Setup of run A:
// Calculator_top
module Calculator_top(
    input wire [3:0] a, 
    input wire [3:0] b,
    input wire clk, 
    input wire rst, 
    input wire enter, 
    input wire back,
    input wire up, 
    input wire down,
    output wire [3:0] an, 
    output wire [7:0] seg,
    output reg bin_ind
);
clock: 11.5 ns
lec_check: 0
cap_margin: 20
core_margin: 2
core_utilization: 66
slew_margin: 20
run.sh (not shown) runs the stock make flow with config.mk's settings and CLKGATE_MAP_FILE=.
Looking at the reports, run A completed the entire flow and the layout it produced met the timing, DRC and antenna checks.
Relative to run A, the following input files were edited for run B:
# run A
export LEC_CHECK = 0
export CAP_MARGIN = 20
export CORE_MARGIN = 2
export CORE_UTILIZATION = 66
export SLEW_MARGIN = 20
create_clock -name core_clock -period 11.5 [get_ports {clk}]
# run B
export LEC_CHECK = 0
export CAP_MARGIN = 20
export CORE_MARGIN = 2
export CORE_UTILIZATION = 66
export SLEW_MARGIN = 20
create_clock -name core_clock -period 6.41 [get_ports {clk}]
In run B the implementation completed, yet the final layout does not meet the checks, the culprit being setup timing. Detailed route, run B vs run A: via total higher for run B. Run B vs run A — overall power climbed by more than 100%. Re multi-input logic portion of the cell area: run B is 1.7 points down on run A. Taking run A as the reference point, the wire length on met2 of run B rises by 1700 um. The final routed wire length divided by cell count of run B exceeds that of run A by about 4.6%. Sort run B and run A by clock network power share, ascending, and run B comes first.
For run C, these inputs were changed with respect to run B:
# run B
export LEC_CHECK = 0
export CAP_MARGIN = 20
export CORE_MARGIN = 2
export CORE_UTILIZATION = 66
export SLEW_MARGIN = 20
create_clock -name core_clock -period 6.41 [get_ports {clk}]
# run C
export LEC_CHECK = 0
export ABC_AREA = 1
export CAP_MARGIN = 20
export CORE_MARGIN = 2
export CORE_UTILIZATION = 72
export CTS_CLUSTER_DIAMETER = 101
export SLEW_MARGIN = 20
create_clock -name core_clock -period 8.13 [get_ports {clk}]
[flow] run C | stages: complete | final checks: fail | reason: setup timing. Multiplexer fraction of the synthesized cell area: run C and run B compared, higher one is run B. Relative to run B, ratio of total power to cell area increased by 64 mW/mm^2 in run C. Per the comparison of run C with run B, sequential share of layout area essentially unchanged; critical path's largest stage delay now smaller; detailed route wirelength on metal2 higher; count of plain and timing-repair buffers in the layout went up 9; sum of routed wire length over all layers went up. Between run C and run B, the post-synthesis to final-layout area growth is lower for run B. From run B to run C the numbers moved as follows: height of the chip fell 7.4 um; total number of multi-input combinational cells moved up; worst setup slack rose by 1.31 ns.
Modified inputs, run D compared to run C
# run C
export LEC_CHECK = 0
export ABC_AREA = 1
export CAP_MARGIN = 20
export CORE_MARGIN = 2
export CORE_UTILIZATION = 72
export CTS_CLUSTER_DIAMETER = 101
export SLEW_MARGIN = 20
create_clock -name core_clock -period 8.13 [get_ports {clk}]
# run D
export LEC_CHECK = 0
export CAP_MARGIN = 20
export CORE_MARGIN = 2
export CORE_UTILIZATION = 68
export CTS_CLUSTER_SIZE = 50
export SETUP_SLACK_MARGIN = -0.62
export SLEW_MARGIN = 20
create_clock -name core_clock -period 11.7 [get_ports {clk}]
--- outcome ---
- Run D ended with every stage complete and zero timing, DRC or antenna violations.
- Comparing run D and run C, the higher clock skew was measured on run C.
- Against run C, total detailed-routing wirelength in run D came out better.
- Number of standard cells reported by yosys: run D and run C compared, lower one is run D
- Synthesized cell count: run D < run C

== onyx ==
Calculator_top again, from the RTL that the note above started with.
clock: 8.72 ns
lec_check: 0
cap_margin: 20
core_margin: 2
core_utilization: 58
hold_slack_margin: -0.1
setup_slack_margin: -0.62
slew_margin: 20
tns_end_percent: 5
[flow] onyx | stages: complete | final checks: fail | reason: negative setup slack
The following lists how cedar was set up differently from onyx:
# onyx
export LEC_CHECK = 0
export CAP_MARGIN = 20
export CORE_MARGIN = 2
export CORE_UTILIZATION = 58
export HOLD_SLACK_MARGIN = -0.1
export SETUP_SLACK_MARGIN = -0.62
export SLEW_MARGIN = 20
export TNS_END_PERCENT = 5
create_clock -name core_clock -period 8.72 [get_ports {clk}]
# cedar
export LEC_CHECK = 0
export ABC_AREA = 1
export CAP_MARGIN = 20
export CORE_MARGIN = 2
export CORE_UTILIZATION = 68
export SLEW_MARGIN = 20
create_clock -name core_clock -period 10.7 [get_ports {clk}]
Findings:
- cedar finished all stages; the layout is clean.
- onyx has a higher routed wire length than cedar.
- The cell total after placement in cedar is 1.08 times that in onyx.
- Going from onyx to cedar, register-to-register slack went up 1.15 ns; layout buffer count excluding clock buffers went down 49.
- cedar vs. onyx: multi-input logic cell count went up by 64.
Edits applied to the flow inputs when going from cedar to yarrow:
# cedar
export LEC_CHECK = 0
export ABC_AREA = 1
export CAP_MARGIN = 20
export CORE_MARGIN = 2
export CORE_UTILIZATION = 68
export SLEW_MARGIN = 20
create_clock -name core_clock -period 10.7 [get_ports {clk}]
# yarrow
export LEC_CHECK = 0
export CAP_MARGIN = 20
export CORE_MARGIN = 2
export CORE_UTILIZATION = 68
export CTS_CLUSTER_SIZE = 39
export SETUP_SLACK_MARGIN = -0.62
export SLEW_MARGIN = 20
create_clock -name core_clock -period 11.7 [get_ports {clk}]
--- outcome ---
Die extent in y went up slightly going from cedar to yarrow.
NOTE clock power cedar->yarrow increased slightly
Compared to cedar, yarrow has count of fill cells added during filler insertion 80 higher.
Compared yarrow vs cedar, and clock share of power is up in yarrow.
On boundary pin count, yarrow tracks cedar almost exactly.
Summary — ratio of routed vias to standard cells, yarrow relative to cedar: higher, by 9.0%.
Comparing the two runs side by side, yarrow comes out ahead of cedar on cell-internal power.
In yarrow, the met3 usage came out 0.73 points above the value in cedar.
cedar has lower post-layout period usage of the worst path than yarrow.
The final layout from yarrow, which completed every stage, passed the timing, DRC and antenna checks at the end of the flow.
Relative to yarrow, the following input files were edited for maple:
# yarrow
export LEC_CHECK = 0
export CAP_MARGIN = 20
export CORE_MARGIN = 2
export CORE_UTILIZATION = 68
export CTS_CLUSTER_SIZE = 39
export SETUP_SLACK_MARGIN = -0.62
export SLEW_MARGIN = 20
create_clock -name core_clock -period 11.7 [get_ports {clk}]
# maple
export LEC_CHECK = 0
export ABC_AREA = 1
export CAP_MARGIN = 20
export CORE_MARGIN = 2
export CORE_UTILIZATION = 72
export CTS_CLUSTER_SIZE = 23
export SLEW_MARGIN = 20
create_clock -name core_clock -period 7.93 [get_ports {clk}]
Nothing crashed in maple and all stages finished; the problem is that the final layout failed, the offending checks being negative setup slack. Sort maple and yarrow by sequential element share of the synthesized area, descending, and maple comes first. Delta (maple minus yarrow): average cell area after synthesis down 1.2 sq um; power after layout up 170%; number of antenna repair diodes up 1.
Edits applied to the flow inputs when going from maple to sierra:
# maple
export LEC_CHECK = 0
export ABC_AREA = 1
export CAP_MARGIN = 20
export CORE_MARGIN = 2
export CORE_UTILIZATION = 72
export CTS_CLUSTER_SIZE = 23
export SLEW_MARGIN = 20
create_clock -name core_clock -period 7.93 [get_ports {clk}]
# sierra
export LEC_CHECK = 0
export CAP_MARGIN = 20
export CORE_MARGIN = 2
export CORE_UTILIZATION = 70
export CTS_CLUSTER_DIAMETER = 101
export SLEW_MARGIN = 20
create_clock -name core_clock -period 9.85 [get_ports {clk}]
### Flow results
Not one of sierra and maple finished clean. Although sierra finished all stages, its layout failed final checks on negative setup slack. What the final checks of maple revealed, after a flow that finished every stage, was a layout that fails on negative setup slack. maple has a higher global-route usage than sierra. Between sierra and maple, it is sierra whose clock network fraction of total power is higher, by 16 points. Route | sierra vs maple | wire shorter in sierra.

Calculator_top again, from the RTL that the note above started with.
clock: 8.61 ns
lec_check: 0
cap_margin: 35
core_margin: 2
core_utilization: 68
gpl_routability_driven: 1
min_routing_layer: met1
slew_margin: 20
The starting point ran to the end with violations: negative setup slack.
Edit:
CAP_MARGIN = 20   (was 35)
CORE_UTILIZATION = 40   (was 68)
GPL_ROUTABILITY_DRIVEN = unset   (was 1)
MIN_ROUTING_LAYER = unset   (was met1)
clock period = 12.0 ns   (was 8.61 ns; I/O delays follow)
The changed run completed with no timing, DRC or antenna violations.
Critical path depth fell by 1.
Non-clock buffer count fell by 82.
Power falls by a quarter to a third.
Utilization goes down by 35 points.
Clock-buffer cell count climbs by 5.
Clock power went down by about a fifth.
Edit:
ABC_AREA = 1   (was unset)
CORE_UTILIZATION = 65   (was 40)
CTS_CLUSTER_DIAMETER = 400   (was unset)
clock period = 6.41 ns   (was 12.0 ns; I/O delays follow)
Effect: The new run ran to the end with violations: negative setup slack; critical path depth rose by 13; final cell count grows by 8.1%; clock skew barely changes; synthesized area fell by 2.0%; total power rises to 3.1 times its value; design area increases by 5.3%; via count climbs by 12%; global-route usage rises by 12 points.

Starting RTL as in the previous note.
Settings: LEC_CHECK=0, CAP_MARGIN=5, CORE_ASPECT_RATIO=1.5, CORE_MARGIN=9, CORE_UTILIZATION=37, GPL_ROUTABILITY_DRIVEN=0, HOLD_SLACK_MARGIN=0.09, PLACE_DENSITY_LB_ADDON=0.24, SETUP_SLACK_MARGIN=2.15, SLEW_MARGIN=20; clock period 9.4 ns.
The baseline produced a clean layout.
Change:
CAP_MARGIN = 20   (was 5)
CORE_ASPECT_RATIO = default   (was 1.5)
CORE_MARGIN = 2   (was 9)
CORE_UTILIZATION = 40   (was 37)
GPL_ROUTABILITY_DRIVEN = default   (was 0)
HOLD_SLACK_MARGIN = default   (was 0.09)
PLACE_DENSITY_LB_ADDON = default   (was 0.24)
SETUP_SLACK_MARGIN = 2.96   (was 2.15)
clock period = 11.5 ns   (was 9.4 ns; I/O delays follow)
=> The changed run went through all stages and came out clean; power decreases by 21%; flip-flop count does not change; cell count fell by 4.2%; sequential power goes down by 18%; synthesized area stays the same; worst hold slack is worse by 5.1 ps; utilization increases by 2.0 points.
Change:
CORE_UTILIZATION = 58   (was 40)
SETUP_SLACK_MARGIN = -0.62   (was 2.96)
clock period = 10.9 ns   (was 11.5 ns; I/O delays follow)
=> The changed run ran to the end with no violations; synthesized area stays the same; final area fell by 2.5%; routed wire length fell by 2.9%; via count rose by 0.51%; die size fell by 30%; clock power rose by about 10%; core utilization rose by 20 points; non-clock buffer count rose by 8; synthesized cell count is unchanged; setup slack degrades by 1400 ps; sequential cell count stays the same.
Change:
CORE_UTILIZATION = 40   (was 58)
SETUP_SLACK_MARGIN = default   (was -0.62)
clock period = 11.5 ns   (was 10.9 ns; I/O delays follow)
The changed run ran to the end with no violations.
Sequential cell count does not change.
Die area climbs by 44%.
Worst hold slack hardly moves.
Total power goes down by 8.4%.

Calculator_top again, from the RTL that the note above started with.
make LEC_CHECK=0 ABC_AREA=1 CAP_MARGIN=10 CELL_PAD_IN_SITES_DETAIL_PLACEMENT=2 CORE_MARGIN=2 CORE_UTILIZATION=65 GPL_ROUTABILITY_DRIVEN=0 GPL_TIMING_DRIVEN=0 HOLD_SLACK_MARGIN=0.01 MIN_ROUTING_LAYER=met2 SLEW_MARGIN=20 finish   # period 16.1 ns
The baseline aborted during detailed placement (3_5_place_dp), error DPL-0033.
Edit:
- CAP_MARGIN: 10 -> 0
- CELL_PAD_IN_SITES_DETAIL_PLACEMENT: 2 -> 1
- CORE_UTILIZATION: 65 -> 24
- CTS_CLUSTER_DIAMETER: not set -> 59
- CTS_CLUSTER_SIZE: not set -> 44
- HOLD_SLACK_MARGIN: 0.01 -> 0.25
- clock period: 16.1 -> 8.09 ns (I/O delays scaled with it)
=> With this change the flow ran to the end with violations: setup timing; area after synthesis stays the same; die size came out higher to 2.7 times its value; synthesized cell count is unchanged.
Edit:
- ABC_AREA: 1 -> not set
- CAP_MARGIN: 0 -> 10
- CELL_PAD_IN_SITES_DETAIL_PLACEMENT: 1 -> not set
- CORE_UTILIZATION: 24 -> 40
- CTS_CLUSTER_DIAMETER: 59 -> not set
- CTS_CLUSTER_SIZE: 44 -> not set
- HOLD_SLACK_MARGIN: 0.25 -> 0.01
- clock period: 8.09 -> 16.1 ns (I/O delays scaled with it)
The new run completed with no timing, DRC or antenna violations.
Routed wire length falls by 28%.
Sequential power went down by 59%.
Cell count goes down by 21%.
First-iteration DRC count came out lower by 31%.
Clock skew is lower by 0.020 ns.
Power fell by 71%.
Edit:
- ABC_AREA: not set -> 1
- CELL_PAD_IN_SITES_DETAIL_PLACEMENT: not set -> 2
- CORE_UTILIZATION: 40 -> 65
- CTS_CLUSTER_DIAMETER: not set -> 59
- HOLD_SLACK_MARGIN: 0.01 -> not set
- clock period: 16.1 -> 8.09 ns (I/O delays scaled with it)
Result: Now the flow ended with an error in detailed placement (3_5_place_dp); synthesized area fell slightly; die size fell by well over a third; synthesized cell count rose by roughly a tenth.

Setup of try-tundra:
Starting RTL as in the previous note.
==> flow/config.mk <==
export PLATFORM = sky130hd
export DESIGN_NAME = Calculator_top
export DESIGN_NICKNAME = Calculator_top
export VERILOG_FILES = /design/flow/design.v
export SDC_FILE = /design/flow/constraint.sdc
export NUM_CORES = 4
export LEC_CHECK = 0
export ABC_AREA = 1
export CAP_MARGIN = 5
export CORE_MARGIN = 2
export CORE_UTILIZATION = 68
export GPL_ROUTABILITY_DRIVEN = 1
export MIN_ROUTING_LAYER = met1
export SLEW_MARGIN = 20
==> flow/constraint.sdc <==
create_clock -name core_clock -period 7.25 [get_ports {clk}]
set_input_delay 1.4500 -clock core_clock [delete_from_list [all_inputs] [get_ports {clk}]]
set_output_delay 1.4500 -clock core_clock [all_outputs]
set_load 0.01 [all_outputs]
try-tundra finished all stages; however, its layout fails the closing checks, the failures being setup timing.
For try-harbor, these inputs were changed with respect to try-tundra:
--- a/flow/config.mk
+++ b/flow/config.mk
@@ -6,6 +6,5 @@
 export NUM_CORES = 4
 export LEC_CHECK = 0
-export ABC_AREA = 1
-export CAP_MARGIN = 5
+export CAP_MARGIN = 35
 export CORE_MARGIN = 2
 export CORE_UTILIZATION = 68
==> flow/constraint.sdc <==
create_clock -name core_clock -period 8.54 [get_ports {clk}]
set_input_delay 1.7080 -clock core_clock [delete_from_list [all_inputs] [get_ports {clk}]]
set_output_delay 1.7080 -clock core_clock [all_outputs]
set_load 0.01 [all_outputs]
Results
When try-harbor is measured against try-tundra, its number of combinational gates with multiple inputs turns out about 5.4% lower. try-harbor vs try-tundra, critical path capture point: value_to_convert[0] vs result_neg[1]. The final reports for try-harbor and try-tundra show utilization lower in the former. try-harbor — total CTS buffers 3.8% higher, try-tundra as reference. Complete run, failing final checks: try-tundra, reason setup timing. Although try-harbor finished all stages, its layout failed final checks on setup timing. Power after layout is higher on try-tundra. Compared with try-tundra, try-harbor shows first-iteration DRC count that has gone down by more than a quarter. The area fraction in full adders, half adders and majority gates of try-harbor falls short of that of try-tundra by 0.22 points. The HPWL reported at the end of detailed placement of try-harbor was superior to that of try-tundra. Against try-tundra as the reference, try-harbor delivers a lower global-route wire length before repair. try-harbor vs try-tundra — routed length on met2 dropped by more than 10%.
Changes in try-zinc relative to try-harbor:
--- a/flow/config.mk
+++ b/flow/config.mk
@@ -8,6 +8,8 @@
 export CAP_MARGIN = 35
 export CORE_MARGIN = 2
-export CORE_UTILIZATION = 68
+export CORE_UTILIZATION = 72
 export GPL_ROUTABILITY_DRIVEN = 1
 export MIN_ROUTING_LAYER = met1
+export PLACE_DENSITY_LB_ADDON = 0.0
+export SETUP_SLACK_MARGIN = 2.5
 export SLEW_MARGIN = 20
==> flow/constraint.sdc <==
create_clock -name core_clock -period 8.61 [get_ports {clk}]
set_input_delay 1.7220 -clock core_clock [delete_from_list [all_inputs] [get_ports {clk}]]
set_output_delay 1.7220 -clock core_clock [all_outputs]
set_load 0.01 [all_outputs]
==> results <==
In the reports for try-harbor and try-zinc, the smaller via count belongs to try-harbor.
Per the comparison of try-zinc with try-harbor, mean number of vias per cell has increased, clock network fraction of design power lower.
Against try-harbor as the reference, try-zinc delivers a higher core utilization.
As for a clean layout from try-harbor and try-zinc, there is none.
[flow] try-zinc | stages: complete | final checks: fail | reason: setup timing
First-pass detailed-route iteration total: lower on try-harbor
Total power of the final layout: try-zinc better than try-harbor
Cmp try-harbor and try-zinc / clock skew / lower: try-harbor
Against try-harbor, try-zinc comes in 0.57 ns higher on total negative setup slack.
Worst setup timing slack at the placement stage, try-harbor and try-zinc: larger value in try-zinc
try-harbor has higher endpoint arrival time on the critical path than try-zinc.
[inputs] try-umber vs try-zinc
--- a/flow/config.mk
+++ b/flow/config.mk
@@ -6,10 +6,10 @@
 export NUM_CORES = 4
 export LEC_CHECK = 0
-export CAP_MARGIN = 35
+export ABC_AREA = 1
+export CAP_MARGIN = 5
 export CORE_MARGIN = 2
 export CORE_UTILIZATION = 72
+export CTS_CLUSTER_SIZE = 24
 export GPL_ROUTABILITY_DRIVEN = 1
 export MIN_ROUTING_LAYER = met1
-export PLACE_DENSITY_LB_ADDON = 0.0
-export SETUP_SLACK_MARGIN = 2.5
 export SLEW_MARGIN = 20
==> flow/constraint.sdc <==
create_clock -name core_clock -period 8.13 [get_ports {clk}]
set_input_delay 1.6260 -clock core_clock [delete_from_list [all_inputs] [get_ports {clk}]]
set_output_delay 1.6260 -clock core_clock [all_outputs]
set_load 0.01 [all_outputs]
==> results <==
try-umber: flow complete, layout not clean; failing: setup timing. Compared with try-zinc, try-umber shows a global router's overall resource usage that is 0.87 points lower. [try-umber] total design power rose about 70% relative to try-zinc. Measured against each other, try-umber and try-zinc differ in largest net degree at the start of global routing, the higher figure coming from try-umber. Min transition at the pin with the smallest max-transition slack across try-umber and try-zinc: try-umber. Compared with try-zinc, final cell count in try-umber increased by more than 10%.
#### Input delta (try-ember over try-umber)
--- a/flow/config.mk
+++ b/flow/config.mk
@@ -6,10 +6,9 @@
 export NUM_CORES = 4
 export LEC_CHECK = 0
-export ABC_AREA = 1
-export CAP_MARGIN = 5
+export CAP_MARGIN = 35
 export CORE_MARGIN = 2
-export CORE_UTILIZATION = 72
-export CTS_CLUSTER_SIZE = 24
+export CORE_UTILIZATION = 64
 export GPL_ROUTABILITY_DRIVEN = 1
 export MIN_ROUTING_LAYER = met1
+export PLACE_DENSITY_LB_ADDON = 0.08
 export SLEW_MARGIN = 20
==> flow/constraint.sdc <==
create_clock -name core_clock -period 4.2 [get_ports {clk}]
set_input_delay 0.8400 -clock core_clock [delete_from_list [all_inputs] [get_ports {clk}]]
set_output_delay 0.8400 -clock core_clock [all_outputs]
set_load 0.01 [all_outputs]
==> comparison <==
Although try-ember finished all stages, its layout failed final checks on setup timing.
Relative to try-umber, layout-stage area growth over the synthesis result increased by 2.3 points in try-ember.
Number of global-route vias before repair, try-ember vs try-umber: down by a little under 10%
Sequential-to-total area share from yosys stat (try-ember over try-umber): decrease, 0.81 points
Of try-umber and try-ember, try-umber shows the higher overall global routing resource usage, with try-ember below it.
When try-ember is measured against try-umber, its synthesized cell count turns out 12% lower.
On power consumption, try-umber beats try-ember.
NOTE: wire length of the first global-routing pass in try-ember falls short of that of try-umber
Of try-ember and try-umber, it is try-ember that has the higher cell area.
Vertical die size, try-umber and try-ember: lower on try-umber
Looking at worst setup slack, try-ember sits below try-umber.
Power and IR drop assume default switching activity.
